## money_clicker
module money_clicker(clk, rst, key_data, key_valid, tick, money, asset, HEX0, HEX1, HEX2, HEX3, HEX4, HEX5);
	input clk;
	input rst;
	input [7:0] key_data;
	input key_valid;
	input tick;
	output [39:0] money;
	output [7:0] asset;
	output [6:0] HEX0, HEX1, HEX2, HEX3, HEX4, HEX5;
	wire [3:0] Millions;
	wire [3:0] HundredThousands;
	wire [3:0] TenThousands;
	wire [3:0] Thousands;
	wire [3:0] Hundreds;
	wire [3:0] Tens;
	wire [3:0] Ones;
	wire click, buy, upgradeClick, one, two, three, four, five, six, seven, eight;
	wire [7:0] prev_data;
	wire selection;
	binaryToBCD convert (money[39:0], Millions[3:0], HundredThousands[3:0], TenThousands[3:0], Thousands[3:0], Hundreds[3:0], Tens[3:0], Ones[3:0]);
	hexDecoder H0(Ones[3:0], HEX0);
	hexDecoder H1(Tens[3:0], HEX1);
	hexDecoder H2(Hundreds[3:0], HEX2);
	hexDecoder H3(Thousands[3:0], HEX3);
	hexDecoder H4(TenThousands[3:0], HEX4);
	hexDecoder H5(HundredThousands[3:0], HEX5);
	prevData prev(clk, rst, key_valid, key_data, prev_data);
	logicController control(clk, rst, key_data, key_valid, click, buy, one, two, three, four, five, six, seven, eight, selection, upgradeClick);
	logicDatapath datapath(clk, rst, tick, money, prev_data, asset, click, buy, upgradeClick, one, two, three, four, five, six, seven, eight);
endmodule
For scale: roughly 3600 cells after synthesis, roughly 150 flip-flops, about 0.025 mm^2 of cells after synthesis.
==> flow/config.mk <==
export PLATFORM = sky130hd
export DESIGN_NAME = money_clicker
export DESIGN_NICKNAME = money_clicker
export VERILOG_FILES = /design/flow/design.v
export SDC_FILE = /design/flow/constraint.sdc
export NUM_CORES = 4
export LEC_CHECK = 0
export CAP_MARGIN = 20
export CORE_MARGIN = 2
export CORE_UTILIZATION = 61
export CTS_CLUSTER_SIZE = 57
export PLACE_DENSITY_LB_ADDON = 0.06
export SETUP_SLACK_MARGIN = 3.98
export SLEW_MARGIN = 20
export TNS_END_PERCENT = 5
==> flow/constraint.sdc <==
create_clock -name core_clock -period 13.9 [get_ports {clk}]
set_input_delay 2.7800 -clock core_clock [delete_from_list [all_inputs] [get_ports {clk}]]
set_output_delay 2.7800 -clock core_clock [all_outputs]
set_load 0.01 [all_outputs]
run.sh (not shown) runs the stock make flow with config.mk's settings and CLKGATE_MAP_FILE=.
The baseline finished but fails on negative setup slack.
Change:
- ABC_AREA: not set -> 1
- CORE_ASPECT_RATIO: not set -> 0.5
- CORE_UTILIZATION: 61 -> 72
- CTS_CLUSTER_DIAMETER: not set -> 374
- CTS_CLUSTER_SIZE: 57 -> 98
- PLACE_DENSITY_LB_ADDON: 0.06 -> not set
- SETUP_SLACK_MARGIN: 3.98 -> not set
- clock period: 13.9 -> 11.3 ns (I/O delays scaled with it)
Outcome:
- Now the flow failed in clock tree synthesis (4_1_cts), error DPL-0033
- synthesized cell count fell by 5.0%
- die area fell by 28%
- synthesized area fell by 15%
Change:
- ABC_AREA: 1 -> not set
- CORE_ASPECT_RATIO: 0.5 -> not set
- CORE_UTILIZATION: 72 -> 57
- CTS_CLUSTER_DIAMETER: 374 -> not set
- CTS_CLUSTER_SIZE: 98 -> not set
- TNS_END_PERCENT: 5 -> not set
- clock period: 11.3 -> 13.9 ns (I/O delays scaled with it)
Effect: The changed run did not get past global routing (5_1_grt); die size is higher by well over a third; area after synthesis goes up by about a fifth; synthesized cell count rises by a few percent.

---

Starting RTL as in the previous note.
export LEC_CHECK = 0
export ABC_AREA = 1
export CAP_MARGIN = 10
export CELL_PAD_IN_SITES_DETAIL_PLACEMENT = 2
export CORE_ASPECT_RATIO = 1.63
export CORE_MARGIN = 3
export CORE_UTILIZATION = 48
export CTS_CLUSTER_SIZE = 78
export GPL_ROUTABILITY_DRIVEN = 1
export GPL_TIMING_DRIVEN = 0
export MAX_ROUTING_LAYER = met5
export MIN_ROUTING_LAYER = met2
export PLACE_DENSITY = 0.73
export SETUP_SLACK_MARGIN = 1.11
export SLEW_MARGIN = 20
create_clock -name core_clock -period 13.3 [get_ports {clk}]
The baseline died in 3_5_place_dp.
Change:
- CAP_MARGIN: 10 -> 25
- CELL_PAD_IN_SITES_DETAIL_PLACEMENT: 2 -> not set
- CORE_MARGIN: 3 -> 2
- CORE_UTILIZATION: 48 -> 58
- CTS_CLUSTER_DIAMETER: not set -> 222
- GPL_TIMING_DRIVEN: 0 -> not set
- MIN_ROUTING_LAYER: met2 -> met1
- PLACE_DENSITY: 0.73 -> not set
- PLACE_DENSITY_LB_ADDON: not set -> 0.03
- clock period: 13.3 -> 18.9 ns (I/O delays scaled with it)
Result:
- The new run went through all stages and came out clean
- synthesized area is unchanged
- die area came out lower by 19%
- synthesized cell count is unchanged
Change:
- ABC_AREA: 1 -> not set
- CORE_UTILIZATION: 58 -> 72
- CTS_CLUSTER_DIAMETER: 222 -> not set
- PLACE_DENSITY_LB_ADDON: 0.03 -> not set
- SETUP_SLACK_MARGIN: 1.11 -> -1.52
- clock period: 18.9 -> 14.9 ns (I/O delays scaled with it)
Effect: This time the run did not get past 4_1_cts. Synthesized area increases by 18%. Synthesized cell count increases by 5.3%. Die area decreases by 4.7%.
Change:
- CORE_UTILIZATION: 72 -> 20
- MIN_ROUTING_LAYER: met1 -> met2
- PLACE_DENSITY_LB_ADDON: not set -> 0.03
- SETUP_SLACK_MARGIN: -1.52 -> 1.11
- clock period: 14.9 -> 13.3 ns (I/O delays scaled with it)
After rerunning: With this change the flow completed, yet does not pass: setup timing; synthesized area is unchanged; synthesized cell count does not change; die size rose to 3.5 times its value.

---

v15:
Starting RTL as in the previous note.
clock: 13.9 ns
lec_check: 0
cap_margin: 20
core_margin: 2
core_utilization: 58
cts_cluster_size: 57
place_density_lb_addon: 0.0
setup_slack_margin: 3.98
slew_margin: 20
tns_end_percent: 35
In v15 the implementation completed, yet the final layout does not meet the checks, the culprit being max-capacitance violations, max-slew violations, negative setup slack.
--- input diff v15..v2 ---
- an added CTS_CLUSTER_DIAMETER of 238
- a deleted TNS_END_PERCENT that had been 35
- a deleted SETUP_SLACK_MARGIN that had been 3.98
- a change of CORE_UTILIZATION from 58 to 72
- a deleted CTS_CLUSTER_SIZE that had been 57
- a change of PLACE_DENSITY_LB_ADDON from 0.0 to 0.2
- an added ABC_AREA of 1
- a change of the clock period (ns, I/O delays scaled along) from 13.9 to 21.6
## What came out
- Delta (v2 minus v15): post-synthesis to final-layout area growth moved down; global-route wire length before repair moved down.
- In the flow results for v2 and v15, the total global-route track usage is smaller on v2.
- The final layout from v2, which completed every stage, passed the timing, design-rule and antenna checks at the end of the flow.
- v2 ended with less final area than v15.
- Via density per instance came out lower on v2 than on v15.
- Compared with v15, v2 improves via count.
- Diff v2 and v15: total die size lower in v2
- Measured against each other, v2 and v15 differ in fraction of area in clock buffers and inverters, the lower figure coming from v15.
Inputs modified between v2 and v35:
- a deleted PLACE_DENSITY_LB_ADDON that had been 0.2
- a deleted ABC_AREA that had been 1
- a deleted CTS_CLUSTER_DIAMETER that had been 238
- a change of CORE_UTILIZATION from 72 to 56
- a change of the clock period (ns, I/O delays scaled along) from 21.6 to 24.0
[summary]
Looking at main logic family after synthesis, the simple AND/OR/NAND/NOR gates result is from v2; the AND-OR/OR-AND gates one comes from v35.
v35: number of nets in the layout is 139 higher than what v2 reported.
Against v2, post-detailed-routing wire length in v35 rose by more than a quarter.
v2 has higher clock skew than v35.
Comparing the two runs side by side, v35 comes out behind v2 on post-route cell area.
The inputs of v42 differ from those of v35 as listed below.
- ABC_AREA newly set to 1
- CTS_CLUSTER_DIAMETER newly set to 209
- PLACE_DENSITY_LB_ADDON newly set to 0.08
- CORE_UTILIZATION changed from 56 to 72
- SETUP_SLACK_MARGIN newly set to 4.48
- the clock period (ns, I/O delays scaled along) changed from 24.0 to 15.1
--- outcome ---
v42 did not finish; the tool stopped in 5_1_grt with error GRT-0116.
v42 has xor/xnor share of the synthesized area above what v35 had.
Comparing area fraction in mux cells for v35 and v42, the smaller number came from v42.
Number of distinct library cells after synthesis was higher in the run labelled v35.
## Diff of input files: v33 against v42
- SETUP_SLACK_MARGIN: 4.48 -> 5.0
- the clock period (ns, I/O delays scaled along): 15.1 -> 18.5
[summary]
- As for a clean layout from v42 and v33, there is none.
- v33 got as far as 5_1_grt, where a tool error ended the run.
- Area share of xor/xnor cells in the synthesized design came out exactly the same in v42 and v33.
- NOTE: worst-case setup slack after placement in v33 exceeds that of v42
- Diff v42..v33 | die area | unchanged
- v42 -> v33: placed wire-length estimate after detailed placement increased slightly
- Count of unique library cells instantiated by Yosys delta (v33 -> v42): insignificant
